maple:
Design processor, start of the top module:
module processor
(
	input wire clk_i,
	input wire rst_i,
	input wire stall_i,
	output wire [31:0] addr_o,
	input wire [31:0] data_i,
	output wire [31:0] data_o,
	output wire [3:0] data_w_o,
	output wire [2:0] data_mode_o,
	input wire [7:0] extio_in,
	output wire [7:0] extio_out
);
Settings: LEC_CHECK=0, CAP_MARGIN=20, CORE_MARGIN=2, CORE_UTILIZATION=66, CTS_CLUSTER_DIAMETER=67, GPL_ROUTABILITY_DRIVEN=1, MAX_ROUTING_LAYER=met4, MIN_ROUTING_LAYER=met1, PLACE_DENSITY_LB_ADDON=0.17, SLEW_MARGIN=20, TNS_END_PERCENT=10; clock period 8.89 ns.
run.sh (not shown) runs the stock make flow with config.mk's settings and CLKGATE_MAP_FILE=.
Status(maple) = ERROR, stage = global routing
Modified inputs, onyx compared to maple
==> flow/config.mk <==
export PLATFORM = sky130hd
export DESIGN_NAME = processor
export DESIGN_NICKNAME = processor
export VERILOG_FILES = /design/flow/design.v
export SDC_FILE = /design/flow/constraint.sdc
export NUM_CORES = 4
export LEC_CHECK = 0
export CAP_MARGIN = 20
export CORE_MARGIN = 2
export CORE_UTILIZATION = 40
export SLEW_MARGIN = 20
==> flow/constraint.sdc <==
create_clock -name core_clock -period 15.4 [get_ports {clk_i}]
set_input_delay 3.0800 -clock core_clock [delete_from_list [all_inputs] [get_ports {clk_i}]]
set_output_delay 3.0800 -clock core_clock [all_outputs]
set_load 0.01 [all_outputs]
--- outcome ---
onyx finished every step from synthesis to the final layout, and the layout passed the timing, design-rule and antenna checks.
Between maple and onyx, total clock buffers created by CTS increased.
Diff onyx..maple | number of cells in the yosys synthesis report | unchanged
maple -> onyx: number of unique standard cell types used by synthesis flat
When onyx is measured against maple, its total placed cells including tap cells turns out 6.1% higher.
Of maple and onyx, the run reporting the higher area of the core was onyx.
Comparing maple against onyx, there is no change at all in H-tree depth reported by CTS.
From onyx to maple, chip area from the yosys synthesis statistics did not move at all.
The die area in onyx is 1.6 times that in maple.
Worst slack at placement on onyx is ahead of maple.
Post-synthesis cell count came out exactly the same in maple and onyx.
Number of buffers inserted to repair setup after CTS (lower): onyx

========
processor again, from the RTL that the note above started with.
## processor
module processor
(
	input wire clk_i,
	input wire rst_i,
	input wire stall_i,
	output wire [31:0] addr_o,
	input wire [31:0] data_i,
	output wire [31:0] data_o,
	output wire [3:0] data_w_o,
	output wire [2:0] data_mode_o,
	input wire [7:0] extio_in,
	output wire [7:0] extio_out
);
	wire stall_cpu; wire mwait_cpu; wire irq_cpu; wire irq_ack_cpu; wire exception_cpu; wire data_b_cpu; wire data_h_cpu; wire data_access_cpu;
	wire [31:0] irq_vector_cpu; wire [31:0] inst_addr_cpu; wire [31:0] inst_in_cpu; wire [31:0] data_addr_cpu; wire [31:0] data_in_cpu; wire [31:0] data_out_cpu;
	wire [3:0] data_w_cpu;
	assign data_mode_o = {data_b_cpu,data_h_cpu,data_access_cpu};
	datapath core
	(
		.clock(clk_i),
		.reset(rst_i),
		.stall(stall_cpu),
		.mwait(mwait_cpu),
		.irq_vector(irq_vector_cpu),
		.irq(irq_cpu),
		.irq_ack(irq_ack_cpu),
		.exception(exception_cpu),
		.inst_addr(inst_addr_cpu),
		.inst_in(inst_in_cpu),
		.data_addr(data_addr_cpu),
		.data_in(data_in_cpu),
		.data_out(data_out_cpu),
		.data_w(data_w_cpu),
		.data_b(data_b_cpu),
		.data_h(data_h_cpu),
		.data_access(data_access_cpu)
	);
	interrupt_controller int_control
	(
		.clock(clk_i),
		.reset(rst_i),
		.stall(stall_i),
		.stall_cpu(stall_cpu),
		.mwait_cpu(mwait_cpu),
		.irq_vector_cpu(irq_vector_cpu),
		.irq_cpu(irq_cpu),
		.irq_ack_cpu(irq_ack_cpu),
		.exception_cpu(exception_cpu),
		.inst_addr_cpu(inst_addr_cpu),
		.inst_in_cpu(inst_in_cpu),
		.data_addr_cpu(data_addr_cpu),
		.data_in_cpu(data_in_cpu),
		.data_out_cpu(data_out_cpu),
		.data_w_cpu(data_w_cpu),
		.data_access_cpu(data_access_cpu),
		.addr_mem(addr_o),
		.data_read_mem(data_i),
		.data_write_mem(data_o),
		.data_we_mem(data_w_o),
		.extio_in(extio_in),
		.extio_out(extio_out)
	);
endmodule
Settings: LEC_CHECK=0, CAP_MARGIN=25, CORE_MARGIN=2, CORE_UTILIZATION=40, SLEW_MARGIN=5; clock period 12.0 ns.
The first run completed with no timing, DRC or antenna violations.
Rerun with:
Settings changed: CAP_MARGIN 25 to 20, CORE_UTILIZATION 40 to 44, SLEW_MARGIN 5 to 20.
Clock period 12.0 ns to 8.89 ns, I/O delays scaled along.
Result:
- This time the run finished but fails on setup timing
- clock skew fell by 0.025 ns
- cell count climbs by 3.5%
- synthesized area stays the same
- critical path depth went up by 4

========
Starting RTL as in the previous note.
export LEC_CHECK = 0
export ABC_AREA = 1
export CAP_MARGIN = 20
export CELL_PAD_IN_SITES_DETAIL_PLACEMENT = 1
export CELL_PAD_IN_SITES_GLOBAL_PLACEMENT = 1
export CORE_ASPECT_RATIO = 0.77
export CORE_MARGIN = 2
export CORE_UTILIZATION = 38
export CTS_CLUSTER_DIAMETER = 186
export GPL_ROUTABILITY_DRIVEN = 1
export GPL_TIMING_DRIVEN = 0
export HOLD_SLACK_MARGIN = 0.09
export MAX_ROUTING_LAYER = met4
export PLACE_DENSITY_LB_ADDON = 0.13
export SETUP_SLACK_MARGIN = 0.75
export SLEW_MARGIN = 20
export TNS_END_PERCENT = 90
create_clock -name core_clock -period 15.0 [get_ports {clk_i}]
Rerun with:
CAP_MARGIN = 15   (was 20)
CELL_PAD_IN_SITES_DETAIL_PLACEMENT = 2   (was 1)
CORE_ASPECT_RATIO = not set   (was 0.77)
CORE_UTILIZATION = 40   (was 38)
CTS_CLUSTER_DIAMETER = not set   (was 186)
GPL_ROUTABILITY_DRIVEN = not set   (was 1)
GPL_TIMING_DRIVEN = not set   (was 0)
HOLD_SLACK_MARGIN = not set   (was 0.09)
PLACE_DENSITY_LB_ADDON = not set   (was 0.13)
SETUP_SLACK_MARGIN = not set   (was 0.75)
TNS_END_PERCENT = not set   (was 90)
clock period = 12.0 ns   (was 15.0 ns; I/O delays follow)
Wire length falls by 17%.
Non-clock buffer count falls by 341.
Utilization rises by 0.78 points.
Synthesized area stays the same.
Sequential share of layout area rises by 1.4 points.
Worst hold slack barely changes.
Via count falls by 7.4%.
Design area falls by 3.7%.
Critical path depth rises by 3.
Rerun with:
ABC_AREA = not set   (was 1)
CAP_MARGIN = 20   (was 15)
CELL_PAD_IN_SITES_DETAIL_PLACEMENT = not set   (was 2)
CELL_PAD_IN_SITES_GLOBAL_PLACEMENT = not set   (was 1)
CORE_UTILIZATION = 70   (was 40)
clock period = 8.72 ns   (was 12.0 ns; I/O delays follow)
After rerunning:
- This time the run failed in global routing (5_1_grt), error GRT-0116
- die area goes down by well over a third
- synthesized cell count shrinks by a quarter to a third
- area after synthesis is lower by a few percent
Rerun with:
CORE_UTILIZATION = 40   (was 70)
MAX_ROUTING_LAYER = not set   (was met4)
clock period = 12.0 ns   (was 8.72 ns; I/O delays follow)
The new run ran to the end with no violations.
Die area climbs by 74%.
Area after synthesis is unchanged.
Synthesized cell count does not change.
Rerun with:
clock period = 11.9 ns   (was 12.0 ns; I/O delays follow)
The changed run went through all stages and came out clean.
Total power hardly moves.
Register-to-register slack gains 0.24 ns.
Cell count is about the same.
Die size is unchanged.
Via count fell by 0.51%.
Core utilization barely changes.
Synthesized area does not change.
Sequential share of layout area is about the same.
Worst setup slack gains 0.26 ns.
Clock power is about the same.
Combinational power stays flat.
Rerun with:
CORE_UTILIZATION = 48   (was 40)
SETUP_SLACK_MARGIN = 1.9   (was not set)
clock period = 7.13 ns   (was 11.9 ns; I/O delays follow)
Effect:
- With this change the flow reached the layout checks and failed them: capacitance limit, slew limit, setup timing
- core utilization increases by 17 points
- final cell count increases by 7.1%
- via count increases by 7.5%

========
== lane 1 ==
Starting RTL as in the previous note.
==> flow/design.v (excerpt) <==
module processor
(
	input wire clk_i,
	input wire rst_i,
	input wire stall_i,
	output wire [31:0] addr_o,
	input wire [31:0] data_i,
	output wire [31:0] data_o,
	output wire [3:0] data_w_o,
	output wire [2:0] data_mode_o,
	input wire [7:0] extio_in,
	output wire [7:0] extio_out
);
export LEC_CHECK = 0
export CAP_MARGIN = 20
export CELL_PAD_IN_SITES_DETAIL_PLACEMENT = 1
export CELL_PAD_IN_SITES_GLOBAL_PLACEMENT = 3
export CORE_MARGIN = 8
export CORE_UTILIZATION = 17
export CTS_CLUSTER_DIAMETER = 319
export CTS_CLUSTER_SIZE = 18
export GPL_ROUTABILITY_DRIVEN = 1
export GPL_TIMING_DRIVEN = 1
export MAX_ROUTING_LAYER = met5
export MIN_ROUTING_LAYER = met1
export SETUP_SLACK_MARGIN = 4.02
export SLEW_MARGIN = 35
export TNS_END_PERCENT = 20
create_clock -name core_clock -period 13.7 [get_ports {clk_i}]
> inputs changed (lane 1 -> lane 2)
Settings: SETUP_SLACK_MARGIN no longer set, was 4.02; CORE_UTILIZATION now 66, was 17; MIN_ROUTING_LAYER no longer set, was met1; CTS_CLUSTER_DIAMETER no longer set, was 319; SLEW_MARGIN now 20, was 35; GPL_ROUTABILITY_DRIVEN no longer set, was 1; CTS_CLUSTER_SIZE no longer set, was 18; MAX_ROUTING_LAYER now met4, was met5; CELL_PAD_IN_SITES_DETAIL_PLACEMENT no longer set, was 1; CORE_MARGIN now 2, was 8; CELL_PAD_IN_SITES_GLOBAL_PLACEMENT no longer set, was 3; TNS_END_PERCENT no longer set, was 20; GPL_TIMING_DRIVEN no longer set, was 1; the clock period (ns, I/O delays scaled along) now 8.5, was 13.7.
==> results <==
From lane 2 to lane 1, share of cell area taken by muxes after synthesis did not move at all.
| placed standard-cell area | lane 2 vs lane 1 | about 1.6% lower |
Summary: with lane 1 as the reference, die area in lane 2 moved down by more than half.
Floorplan utilization (lower): lane 1
For lane 2, the flow was terminated by a tool error in 5_1_grt and produced no final design.
Looking at die boundary height, lane 2 sits 50% lower than lane 1 does.
Going from lane 1 to lane 2, placer congestion estimate grows by 24%.
Comparing buffers inserted during post-CTS setup optimization for lane 1 and lane 2, the bigger number came from lane 1.
Between lane 1 and lane 2, the flow reports total placed cells including tap cells decreasing by more than a quarter.
Comparing lane 1 against lane 2, there is no change at all in area of the mapped netlist.
Lane 2 vs lane 1 — horizontal die size dropped by more than a quarter
In the tables for lane 1 and lane 2, number of standard-cell rows in the floorplan reads higher with lane 1.
Input changes introduced in lane 3 (baseline for comparison: lane 2):
Settings: swapping 8.5 for 8.4 in the clock period (ns, I/O delays scaled along).
Notes after the runs:
The log for lane 3 ends in 5_1_grt with error GRT-0116, so the run never completed. In terms of synthesized cell count, lane 2 and lane 3 differ only marginally. Diff lane 3..lane 2 | yosys-reported design area after synthesis | unchanged. Lane 2 has lower cell count after placement than lane 3. Clock buffer count from CTS: lane 3 and lane 2 compared, higher one is lane 2. Relative to lane 2, detailed placer's ending HPWL has gone up in lane 3. Per the comparison of lane 3 with lane 2, row count did not really move, post-CTS setup buffer count went up.
[inputs] lane 4 vs lane 3
Settings: SETUP_SLACK_MARGIN now 1.98, previously not set; TNS_END_PERCENT now 5, previously not set; CTS_CLUSTER_DIAMETER now 32, previously not set; CORE_UTILIZATION now 65, was 66; the clock period (ns, I/O delays scaled along) now 9.79, was 8.4.
## What came out
- Lane 4: GRT-0116 in 5_1_grt -> run aborted
- Going from lane 3 to lane 4, simple-gate share of the synthesized area has remained practically unchanged, total instance count after detailed placement has decreased, starting density of the core has decreased, synthesized area has remained practically unchanged.
Power and IR drop assume default switching activity.
